## job 3524
==> flow/design.v (excerpt) <==
module joltage #(parameter int LENGTH = 100) (
    input logic clk, rst, start, data_valid,
    input logic [4*LENGTH-1:0] line_flat,
    output logic [15:0] joltage1_out,
    output logic [63:0] joltage2_out,
    output logic done
    );
    logic [3:0] line [0:LENGTH-1];
    genvar k;
    generate
        for (k = 0; k < LENGTH; k++) begin : unflatten
            assign line[k] = line_flat[4*k +: 4];
        end
    endgenerate
    parameter IDLE   = 4'b000_0,
              DATA   = 4'b001_0,
              CALC_1 = 4'b010_0,
              CALC_2 = 4'b011_0,
              SUM    = 4'b100_0,
              DONE   = 4'b101_1;
    logic [3:0] state;
    assign done = state[0];
    logic [3:0] buffer [0:LENGTH-1-2];
    logic [3:0] shift_last;
    assign shift_last = buffer[LENGTH-1-2];
    logic [$clog2(LENGTH)-1:0] counter;
    logic [3:0] p1_curr_jolt [0:1];
    logic p1_jolt_en [0:1];
    always_comb begin : p1_comb 
        p1_jolt_en[0] = shift_last >= p1_curr_jolt[0];
        p1_jolt_en[1] = (p1_curr_jolt[0] >= p1_curr_jolt[1]) && p1_jolt_en[0];
    end
    always_ff @(posedge clk) begin : p1_seq
        if (state == DATA) begin
            p1_curr_jolt[0] <= line[LENGTH-2];
            p1_curr_jolt[1] <= line[LENGTH-1];
        end
  ...
Size in the first run: ~5900 cells after synthesis, roughly 540 flip-flops, about 490 I/O pins, roughly 49000 um2 of cells after synthesis.
clock: 23.1 ns
lec_check: 0
cap_margin: 0
core_margin: 2
core_utilization: 72
max_routing_layer: met4
place_density: 0.63
slew_margin: 20
run.sh (not shown) runs the stock make flow with config.mk's settings and CLKGATE_MAP_FILE=.
The flow ended early for job 3524: it failed with a tool error in global routing.
The inputs of job 1641 differ from those of job 3524 as listed below.
# job 3524
export LEC_CHECK = 0
export CAP_MARGIN = 0
export CORE_MARGIN = 2
export CORE_UTILIZATION = 72
export MAX_ROUTING_LAYER = met4
export PLACE_DENSITY = 0.63
export SLEW_MARGIN = 20
create_clock -name core_clock -period 23.1 [get_ports {clk}]
# job 1641
export LEC_CHECK = 0
export CAP_MARGIN = 20
export CORE_MARGIN = 2
export CORE_UTILIZATION = 70
export MAX_ROUTING_LAYER = met4
export SETUP_SLACK_MARGIN = 5.0
export SLEW_MARGIN = 20
create_clock -name core_clock -period 18.0 [get_ports {clk}]
[summary]
Job 1641 did not finish: a tool error stopped it during clock tree synthesis. Job 1641 reports a higher post-placement cell count than job 3524 does. Summary — fraction of the core area occupied by cells at floorplan, job 1641 relative to job 3524: lower, by 2.5 points. Sequential area share after synthesis came out exactly the same in job 1641 and job 3524. Relative to job 3524, die boundary width has increased by about 1.4% in job 1641. Per the comparison of job 1641 with job 3524, worst slack at placement decreased by 4.23 ns relative to the old numbers, xor-xnor portion of the synthesized cell area closely matched the old numbers. In job 1641 the placeable core area turned out about 3.5% higher than in job 3524. Of job 1641 and job 3524, job 3524 shows the lower die extent in y, with job 1641 above it. Compared to job 3524, job 1641 was floorplanned on a bigger die. The higher placer's final routability congestion estimate came out of job 1641.
> inputs changed (job 1641 -> job 9769)
# job 1641
export LEC_CHECK = 0
export CAP_MARGIN = 20
export CORE_MARGIN = 2
export CORE_UTILIZATION = 70
export MAX_ROUTING_LAYER = met4
export SETUP_SLACK_MARGIN = 5.0
export SLEW_MARGIN = 20
create_clock -name core_clock -period 18.0 [get_ports {clk}]
# job 9769
export LEC_CHECK = 0
export CAP_MARGIN = 20
export CORE_MARGIN = 2
export CORE_UTILIZATION = 62
export SLEW_MARGIN = 20
create_clock -name core_clock -period 24.1 [get_ports {clk}]
[summary]
- Job 9769: full flow OK, the timing, design-rule and antenna checks passed
- Looking at half-perimeter wire length after placement across job 9769 and job 1641, the one that comes out lower is job 9769.
- Routability congestion estimate: job 9769 and job 1641 compared, higher one is job 1641
- Between job 9769 and job 1641, it is job 9769 whose total instance count after detailed placement is lower, by about 12%.
- Measured against each other, job 9769 and job 1641 differ in core area, the lower figure coming from job 1641.
- Going from job 1641 to job 9769, floorplan die area now larger, synthesized area comparable, height of the die now larger.
--- input diff job 9769..job 3290 ---
# job 9769
export LEC_CHECK = 0
export CAP_MARGIN = 20
export CORE_MARGIN = 2
export CORE_UTILIZATION = 62
export SLEW_MARGIN = 20
create_clock -name core_clock -period 24.1 [get_ports {clk}]
# job 3290
export LEC_CHECK = 0
export CAP_MARGIN = 5
export CORE_MARGIN = 2
export CORE_UTILIZATION = 72
export MAX_ROUTING_LAYER = met4
export PLACE_DENSITY = 0.63
export SLEW_MARGIN = 20
create_clock -name core_clock -period 23.1 [get_ports {clk}]
[summary]
In the summary table, job 3290 is marked failed, with error ODB-0269 raised in global routing. Chip width ends up higher on job 9769. Going from job 9769 to job 3290, the die area was shrunk. From job 9769 to job 3290, maximum level of the CTS H-tree did not move at all. Re number of cells in the design after placement: job 3290 and job 9769 aren't equal, and the higher value belongs to job 9769.
The inputs of job 6335 differ from those of job 3290 as listed below.
# job 3290
export LEC_CHECK = 0
export CAP_MARGIN = 5
export CORE_MARGIN = 2
export CORE_UTILIZATION = 72
export MAX_ROUTING_LAYER = met4
export PLACE_DENSITY = 0.63
export SLEW_MARGIN = 20
create_clock -name core_clock -period 23.1 [get_ports {clk}]
# job 6335
export LEC_CHECK = 0
export CAP_MARGIN = 20
export CORE_MARGIN = 2
export CORE_UTILIZATION = 70
export MAX_ROUTING_LAYER = met4
export SLEW_MARGIN = 20
create_clock -name core_clock -period 24.7 [get_ports {clk}]
--- outcome ---
Job 6335 ran to completion and came out clean on the timing, design-rule and antenna checks. Quantity of gates resized following cts: higher on job 3290. Of job 6335 and job 3290, it is job 6335 that has the lower fraction of the core area occupied by cells at floorplan. The higher die outline area of job 3290 and job 6335 is in job 6335. Job 6335 falls short of job 3290 in core area. [compare] base=job 3290 new=job 6335: mux contribution to synthesized area shows no meaningful change, x dimension of the die shows an increase of about 1.4%, area after synthesis shows no meaningful change, die outline height shows an increase of 3.7 um, area of the synthesized netlist per yosys stat shows no meaningful change. Of job 3290 and job 6335, the lower placement row count belongs to job 3290.
